==> inputs of run Z <==
Design pow_5_pipe, start of the top module:
module pow_5_pipe
(
    input             clock,
    input      [17:0] n,
    output reg [17:0] n_pow_5
);
clock: 11.2 ns
lec_check: 0
abc_area: 1
cap_margin: 20
cell_pad_in_sites_global_placement: 2
core_aspect_ratio: 0.57
core_margin: 10
core_utilization: 41
gpl_routability_driven: 0
max_routing_layer: met4
min_routing_layer: met2
place_density_lb_addon: 0.14
slew_margin: 20
tns_end_percent: 90
run.sh (not shown) runs the stock make flow with config.mk's settings and CLKGATE_MAP_FILE=.
==> inputs of run P, as changes to run Z <==
==> flow/config.mk (replaced) <==
export PLATFORM = sky130hd
export DESIGN_NAME = pow_5_pipe
export DESIGN_NICKNAME = pow_5_pipe
export VERILOG_FILES = /design/flow/design.v
export SDC_FILE = /design/flow/constraint.sdc
export NUM_CORES = 4
export LEC_CHECK = 0
export CAP_MARGIN = 20
export CORE_MARGIN = 2
export CORE_UTILIZATION = 40
export SLEW_MARGIN = 20
==> flow/constraint.sdc (replaced) <==
create_clock -name core_clock -period 6.4 [get_ports {clock}]
set_input_delay 1.2800 -clock core_clock [delete_from_list [all_inputs] [get_ports {clock}]]
set_output_delay 1.2800 -clock core_clock [all_outputs]
set_load 0.01 [all_outputs]
==> run_results.csv <==
group,metric,value,unit
status,so_faults,"DRC",
logic_synthesis,ys_area,22700,um^2
final_timing,tightest_slew,1180,ps
global_route,grt_busiest_layer,"met3",
logic_synthesis,synth_xor_xnor_area_share,3.67,%
drt,post-route-drc-count,4,
status,status,"finished with violations",
the above is filed under run Z

==> run_results.csv <==
group,metric,value,unit
drt,num_vias,14400,
logic_synthesis,synth_xor_xnor_area_share,6.46,%
drt,post-route-drc-count,0,
status,status,"timing/DRC/antenna clean",
logic_synthesis,ys_area,21100,um^2
global_route,grt_busiest_layer,"met2",
the above is filed under run P


* * *

==> v36 <==
Starting RTL as in the previous note.
export LEC_CHECK = 0
export ABC_AREA = 0
export CAP_MARGIN = 40
export CORE_MARGIN = 2
export CORE_UTILIZATION = 38
export PLACE_DENSITY = 0.68
export SETUP_SLACK_MARGIN = 0.19
export SLEW_MARGIN = 20
create_clock -name core_clock -period 4.34 [get_ports {clock}]
==> v1: changes against v36 <==
- ABC_AREA: 0 -> default
- CAP_MARGIN: 40 -> 20
- CORE_UTILIZATION: 38 -> 72
- PLACE_DENSITY: 0.68 -> default
- PLACE_DENSITY_LB_ADDON: default -> 0.26
- SETUP_SLACK_MARGIN: 0.19 -> 0.79
==> flow/constraint.sdc (replaced) <==
create_clock -name core_clock -period 6.4 [get_ports {clock}]
set_input_delay 1.2800 -clock core_clock [delete_from_list [all_inputs] [get_ports {clock}]]
set_output_delay 1.2800 -clock core_clock [all_outputs]
set_load 0.01 [all_outputs]
==> v29: changes against v36 <==
- ABC_AREA: 0 -> default
- CAP_MARGIN: 40 -> 20
- CORE_UTILIZATION: 38 -> 40
- MAX_ROUTING_LAYER: default -> met4
- PLACE_DENSITY: 0.68 -> default
- SETUP_SLACK_MARGIN: 0.19 -> 1.39
==> flow/constraint.sdc (replaced) <==
create_clock -name core_clock -period 6.4 [get_ports {clock}]
set_input_delay 1.2800 -clock core_clock [delete_from_list [all_inputs] [get_ports {clock}]]
set_output_delay 1.2800 -clock core_clock [all_outputs]
set_load 0.01 [all_outputs]
==> summary of the runs <==
- v1 ran to the end with no violations. v29 went through all stages and came out clean. v36 finished with setup timing left.
- The lowest sequential share of layout area belongs to v36, the highest to v1.
- In synthesized cell count, v1 and v36 do not differ.
- The highest cell count belongs to v36, the lowest to v1.
- The highest die size belongs to v36, the lowest to v1.

* * *

==> willow <==
==> flow/design.v <==
module pow_5_pipe
(
    input             clock,
    input      [17:0] n,
    output reg [17:0] n_pow_5
);
    reg [17:0] n_1, n_2, n_3;
    reg [17:0] n_pow_2, n_pow_3, n_pow_4;
    always @(posedge clock)
    begin
        n_1 <= n;
        n_2 <= n_1;
        n_3 <= n_2;
        n_pow_2 <= n * n;
        n_pow_3 <= n_pow_2 * n_1;
        n_pow_4 <= n_pow_3 * n_2;
        n_pow_5 <= n_pow_4 * n_3;
    end
endmodule
==> flow/run.sh <==
#!/bin/bash
# the make line also repeats each setting of config.mk as NAME=value (left out here)
make -C /OpenROAD-flow-scripts/flow DESIGN_CONFIG=/design/flow/config.mk WORK_HOME=/design/flow/orfs CLKGATE_MAP_FILE= finish
==> flow/config.mk <==
export PLATFORM = sky130hd
export DESIGN_NAME = pow_5_pipe
export DESIGN_NICKNAME = pow_5_pipe
export VERILOG_FILES = /design/flow/design.v
export SDC_FILE = /design/flow/constraint.sdc
export NUM_CORES = 4
export LEC_CHECK = 0
export ABC_AREA = 1
export CAP_MARGIN = 40
export CORE_MARGIN = 2
export CORE_UTILIZATION = 72
export CTS_CLUSTER_SIZE = 89
export PLACE_DENSITY = 0.35
export SETUP_SLACK_MARGIN = 0.19
export SLEW_MARGIN = 20
==> flow/constraint.sdc <==
create_clock -name core_clock -period 5.04 [get_ports {clock}]
set_input_delay 1.0080 -clock core_clock [delete_from_list [all_inputs] [get_ports {clock}]]
set_output_delay 1.0080 -clock core_clock [all_outputs]
set_load 0.01 [all_outputs]
==> raven (differences from willow) <==
==> flow/config.mk (replaced) <==
export PLATFORM = sky130hd
export DESIGN_NAME = pow_5_pipe
export DESIGN_NICKNAME = pow_5_pipe
export VERILOG_FILES = /design/flow/design.v
export SDC_FILE = /design/flow/constraint.sdc
export NUM_CORES = 4
export LEC_CHECK = 0
export CAP_MARGIN = 20
export CORE_MARGIN = 2
export CORE_UTILIZATION = 40
export SLEW_MARGIN = 20
==> flow/constraint.sdc (replaced) <==
create_clock -name core_clock -period 6.23 [get_ports {clock}]
set_input_delay 1.2460 -clock core_clock [delete_from_list [all_inputs] [get_ports {clock}]]
set_output_delay 1.2460 -clock core_clock [all_outputs]
set_load 0.01 [all_outputs]
==> harbor (differences from willow) <==
==> flow/config.mk (replaced) <==
export PLATFORM = sky130hd
export DESIGN_NAME = pow_5_pipe
export DESIGN_NICKNAME = pow_5_pipe
export VERILOG_FILES = /design/flow/design.v
export SDC_FILE = /design/flow/constraint.sdc
export NUM_CORES = 4
export LEC_CHECK = 0
export CAP_MARGIN = 20
export CORE_MARGIN = 2
export CORE_UTILIZATION = 40
export SLEW_MARGIN = 20
==> flow/constraint.sdc (replaced) <==
create_clock -name core_clock -period 5.21 [get_ports {clock}]
set_input_delay 1.0420 -clock core_clock [delete_from_list [all_inputs] [get_ports {clock}]]
set_output_delay 1.0420 -clock core_clock [all_outputs]
set_load 0.01 [all_outputs]
==> tundra (differences from willow) <==
--- a/flow/config.mk
+++ b/flow/config.mk
@@ -7,9 +7,8 @@
 export LEC_CHECK = 0
-export ABC_AREA = 1
-export CAP_MARGIN = 40
+export CAP_MARGIN = 20
 export CORE_MARGIN = 2
 export CORE_UTILIZATION = 72
-export CTS_CLUSTER_SIZE = 89
-export PLACE_DENSITY = 0.35
-export SETUP_SLACK_MARGIN = 0.19
+export CTS_CLUSTER_SIZE = 50
+export MAX_ROUTING_LAYER = met4
+export PLACE_DENSITY = 0.65
 export SLEW_MARGIN = 20
==> flow/constraint.sdc (replaced) <==
create_clock -name core_clock -period 4.38 [get_ports {clock}]
set_input_delay 0.8760 -clock core_clock [delete_from_list [all_inputs] [get_ports {clock}]]
set_output_delay 0.8760 -clock core_clock [all_outputs]
set_load 0.01 [all_outputs]
==> impl_metrics.ini <==
; physical design summary
[run_status]
status = failed layout checks
so_faults = setup timing

[global_routing]
overflow = 0
grt_pass1_vias = 16700

[floorplan]
taps = 688
chipArea_um2 = 54700
dieHeight_um = 234

[final_timing]
rsz0062_at_grt = true
finalWorstSetupSlack_ps = -82.9
setup_viol = 2

[synthesis]
syn_avg_cell_area_um2 = 9.13

[detailed_routing]
n_antenna_cell = 0
top_layer_used = met4

[final_layout]
combAreaFraction = 0.671

[clocking]
cts_setup_buffers = 11
The numbers above come from harbor.

==> impl_metrics.ini <==
; physical design summary
[final_timing]
rsz0062_at_grt = true
finalWorstSetupSlack_ps = -176
setup_viol = 7

[global_routing]
antenna_found_initial = 0
grt_pass1_vias = 20600
overflow = 0

[final_layout]
combAreaFraction = 0.629

[clocking]
cts_setup_buffers = 29

[synthesis]
syn_avg_cell_area_um2 = 7.62

[run_status]
so_faults = setup timing
status = failed layout checks

[floorplan]
taps = 396
dieHeight_um = 181

[critical_path]
reg2reg_to = n_pow_5[17]

[detailed_routing]
n_antenna_cell = 0

[power]
The numbers above come from willow.

==> impl_metrics.ini <==
; physical design summary
[run_status]
status = complete, no violations

[detailed_routing]
n_antenna_cell = 1
top_layer_used = met5

[global_routing]
grt_pass1_vias = 16200
overflow = 0

[floorplan]
chipArea_um2 = 54700
taps = 688

[critical_path]
critPathArrivalTime_ps = 6370
crit_type = in -> reg

[synthesis]
syn_avg_cell_area_um2 = 9.13
synth_flops = 122

[final_timing]
rsz0062_at_grt = false
setup_viol = 0
finalWorstSetupSlack_ps = 264
finalSetupTns_ps = 0

[final_layout]
combAreaFraction = 0.697
The numbers above come from raven.

==> impl_metrics.ini <==
; flow metrics
[floorplan]
core-area_um2 = 28800
ios = 37
dieHeight_um = 175
chipArea_um2 = 30800

[global_routing]
overflow = 233

[synthesis]
synth_warnings = 1
ys_cells = 2316
synthArstFlopShare = 0
synth_area_um2 = 21100
syn_avg_cell_area_um2 = 9.13

[run_status]
status = did not finish
failed_stage = global routing (5_1_grt)
error = [ERROR GRT-0232] Routing congestion too high. Check the congestion heatmap in the GUI.

[placed_design]
gp_congestion = 0.949
The numbers above come from tundra.

